==> inputs of run a <==
==> flow/design.v <==
module decoder(
input [1:0]alu_fn,
output reg arith_enable,cmp_enable,logic_enable,shift_enable
);
always @(*) begin
        arith_enable=0;
        logic_enable=0;
        cmp_enable=0;
        shift_enable=0;
    case (alu_fn)
       2'b00: arith_enable=1;
       2'b01: logic_enable=1;
       2'b10: cmp_enable=1;
       2'b11: shift_enable=1;
    endcase
end
endmodule
module arith_unit#(parameter in_data_width=16,out_data_width=32)(
input signed [in_data_width-1:0]A,B,
input clk,rst,arith_enable,
input [1:0]alu_fn,
output  carry_out,
output reg arith_flag,
output reg signed[out_data_width-1:0]arith_out
);
assign carry_out=arith_out[in_data_width];
always @(posedge clk , negedge rst) begin
    if(!rst)begin
        arith_flag<=0;
        arith_out<=0;
    end
    else if(arith_enable) begin
        arith_flag<=1;
    case (alu_fn)
        2'b00: arith_out<=A + B;
        2'b01: arith_out<=A - B;
        2'b10: arith_out<=A * B;
        2'b11: arith_out<=(B == 0) ? 0 : A / B;
    endcase
    end
    else begin
        arith_flag<=0;
        arith_out<=0;
    end
end
endmodule
module logic_unit#(parameter in_data_width=16,out_data_width=16)(
input signed[in_data_width-1:0]  A,B,
input clk,rst,logic_enable,
input [1:0]alu_fn,
output reg logic_flag,
output reg [out_data_width-1:0]logic_out
);
reg logic_flag_next;
reg [out_data_width-1:0]logic_out_next;
always @(posedge clk , negedge rst) begin
    if(!rst)begin
        logic_out<=0;
        logic_flag<=0;
    end
    else begin
        logic_out<=logic_out_next;
        logic_flag<=logic_flag_next;
    end    
end
always @(*) begin
    if(logic_enable) begin
        logic_flag_next=1;
    case (alu_fn)
        2'b00: logic_out_next= A & B;
        2'b01: logic_out_next= A | B;
        2'b10: logic_out_next=~(A & B);
        2'b11: logic_out_next=~(A | B);
    endcase
    end
    else begin
        logic_flag_next=0;
        logic_out_next=0;
    end
end
endmodule
module cmp_unit#(parameter in_data_width=16,out_data_width=16)(
input [in_data_width-1:0]A,B,
input clk,rst,cmp_enable,
input [1:0]alu_fn,
output reg cmp_flag,
output reg [out_data_width-1:0]cmp_out
);
always @(posedge clk , negedge rst) begin
    if(!rst)begin
        cmp_out<=0;
        cmp_flag<=0;
    end
    else if(cmp_enable) begin
        cmp_flag<=1;
    case (alu_fn)
        2'b00: cmp_out<=0;
        2'b01: cmp_out<=(A==B)?1:0;
        2'b10: cmp_out<=(A>B)?2:0;
        2'b11: cmp_out<=(A<B)?3:0;
    endcase
    end
    else begin
        cmp_out<=0;
        cmp_flag<=0;
    end
end
endmodule
module shift_unit#(parameter in_data_width=16,out_data_width=16)(
input [in_data_width-1:0]A,B,
input clk,rst,shift_enable,
input [1:0]alu_fn,
output reg shift_flag,
output reg [out_data_width-1:0]shift_out
);
always @(posedge clk , negedge rst) begin
    if(!rst)begin
        shift_flag<=0;
        shift_out<=0;
    end
    else if(shift_enable) begin
        shift_flag<=1;
    case (alu_fn)
        2'b00: shift_out<=A>>1;
        2'b01: shift_out<=A<<1;
        2'b10: shift_out<=B>>1;
        2'b11: shift_out<=B<<1;
    endcase
    end
    else begin
        shift_flag<=0;
        shift_out<=0;
    end
end
endmodule
module parameterized_signed_alu #(parameter in_data_width=16,out_data_width=16,arith_out_data_width=32)(
input signed [in_data_width-1:0]A,B,
input clk,rst,
input [3:0]alu_fn,
output shift_flag,arith_flag,logic_flag,cmp_flag,carry_out,
output [out_data_width-1:0]shift_out,logic_out,cmp_out,
output signed[arith_out_data_width-1:0] arith_out
);
wire arith_enable,shift_enable,logic_enable,cmp_enable;
arith_unit dut0(
.A(A),
.B(B),
.clk(clk),
.rst(rst),
.arith_enable(arith_enable),
.alu_fn(alu_fn[1:0]),
.carry_out(carry_out),
.arith_flag(arith_flag),
.arith_out(arith_out)
);
logic_unit dut1(
.A(A),
.B(B),
.clk(clk),
.rst(rst),
.logic_enable(logic_enable),
.alu_fn(alu_fn[1:0]),
.logic_flag(logic_flag),
.logic_out(logic_out)
);
cmp_unit   dut2(
.A(A),
.B(B),
.clk(clk),
.rst(rst),
.cmp_enable(cmp_enable),
.alu_fn(alu_fn[1:0]),
.cmp_flag(cmp_flag),
.cmp_out(cmp_out)
);
shift_unit dut3(
.A(A),
.B(B),
.clk(clk),
.rst(rst),
.shift_enable(shift_enable),
.alu_fn(alu_fn[1:0]),
.shift_flag(shift_flag),
.shift_out(shift_out)
);
decoder dut4(
.alu_fn(alu_fn[3:2]),
.arith_enable(arith_enable),
.cmp_enable(cmp_enable),
.logic_enable(logic_enable),
.shift_enable(shift_enable)
);
endmodule
==> flow/run.sh <==
#!/bin/bash
# the make line also repeats each setting of config.mk as NAME=value (left out here)
make -C /OpenROAD-flow-scripts/flow DESIGN_CONFIG=/design/flow/config.mk WORK_HOME=/design/flow/orfs CLKGATE_MAP_FILE= finish
==> flow/config.mk <==
export PLATFORM = sky130hd
export DESIGN_NAME = parameterized_signed_alu
export DESIGN_NICKNAME = parameterized_signed_alu
export VERILOG_FILES = /design/flow/design.v
export SDC_FILE = /design/flow/constraint.sdc
export NUM_CORES = 4
export LEC_CHECK = 0
export ABC_AREA = 0
export CAP_MARGIN = 35
export CELL_PAD_IN_SITES_DETAIL_PLACEMENT = 0
export CORE_MARGIN = 2
export CORE_UTILIZATION = 63
export CTS_CLUSTER_DIAMETER = 27
export MAX_ROUTING_LAYER = met4
export SLEW_MARGIN = 40
==> flow/constraint.sdc <==
create_clock -name core_clock -period 116.0 [get_ports {clk}]
set_input_delay 23.2000 -clock core_clock [delete_from_list [all_inputs] [get_ports {clk}]]
set_output_delay 23.2000 -clock core_clock [all_outputs]
set_load 0.01 [all_outputs]
==> inputs of run b, as changes to run a <==
ABC_AREA = unset   (was 0)
CAP_MARGIN = 20   (was 35)
CELL_PAD_IN_SITES_DETAIL_PLACEMENT = unset   (was 0)
CORE_UTILIZATION = 40   (was 63)
CTS_CLUSTER_DIAMETER = unset   (was 27)
MAX_ROUTING_LAYER = unset   (was met4)
SLEW_MARGIN = 20   (was 40)
==> flow/constraint.sdc (replaced) <==
create_clock -name core_clock -period 83.2 [get_ports {clk}]
set_input_delay 16.6400 -clock core_clock [delete_from_list [all_inputs] [get_ports {clk}]]
set_output_delay 16.6400 -clock core_clock [all_outputs]
set_load 0.01 [all_outputs]
==> inputs of run c, as changes to run a <==
CORE_UTILIZATION = 23   (was 63)
CTS_CLUSTER_DIAMETER = 164   (was 27)
==> flow/constraint.sdc (replaced) <==
create_clock -name core_clock -period 86.1 [get_ports {clk}]
set_input_delay 17.2200 -clock core_clock [delete_from_list [all_inputs] [get_ports {clk}]]
set_output_delay 17.2200 -clock core_clock [all_outputs]
set_load 0.01 [all_outputs]
==> flow_metrics.py <==
# Physical implementation metrics
metrics = {
    "final_timing": {
        "relSlewSlack_pct": 23.06,
        "layout_setup_ws_ns": 2.680,
        "hold_slack_ns": 16.14,
    },
    "global_routing": {
        "grt_pass1_vias": 46960,
        "use_met3_pct": 3.599,
    },
    "status": {
        "status": "timing/DRC/antenna clean",
    },
    "routing": {
        "post_drt_wl_per_cell_um": 21.65,
        "num_vias": 49140,
    },
    "worst_setup_path": {
        "crit_start": "B[0]",
    },
    "die": {
        "core.rowCount": 120,
    },
}
# the run above: run b

==> flow_metrics.py <==
# Physical implementation metrics
metrics = {
    "status": {
        "status": "timing/DRC/antenna clean",
    },
    "final_timing": {
        "finalCriticalPeriod_ns": 83.47,
        "hold_slack_ns": 16.70,
        "layout_setup_ws_ns": 2.629,
    },
    "die": {
        "core.rowCount": 159,
    },
    "final_layout": {
        "num-nonclk-buffers": 539,
    },
    "global_routing": {
        "grt_remaining_overflow": 0,
        "use_met3_pct": 1.868,
        "grt_pass1_vias": 45130,
    },
    "routing": {
        "post_drt_wl_per_cell_um": 21.86,
        "wl_mm": 193.5,
        "num_vias": 46410,
    },
    "synth": {
        "top_cell": "ha_1",
        "syn_avg_cell_area_um2": 7.404,
    },
    "cts": {
        "htreeDepth": 3,
    },
}
# the run above: run c

==> flow_metrics.py <==
# Physical implementation metrics
metrics = {
    "synth": {
        "flop_cell": "dfrtp_1",
        "largest_area_cell": "ha_1",
    },
    "global_routing": {
        "use_met3_pct": 7.680,
    },
    "final_timing": {
        "hold_slack_ns": 22.66,
        "layout_setup_ws_ns": 7.088,
        "relSlewSlack_pct": 31.57,
    },
    "routing": {
        "num_vias": 45840,
        "post_drt_wl_per_cell_um": 22.96,
    },
    "placement": {
        "port_buffers": 108,
    },
    "status": {
        "status": "timing/DRC/antenna clean",
    },
    "worst_setup_path": {
        "crit_start": "B[0]",
    },
}
# the run above: run a

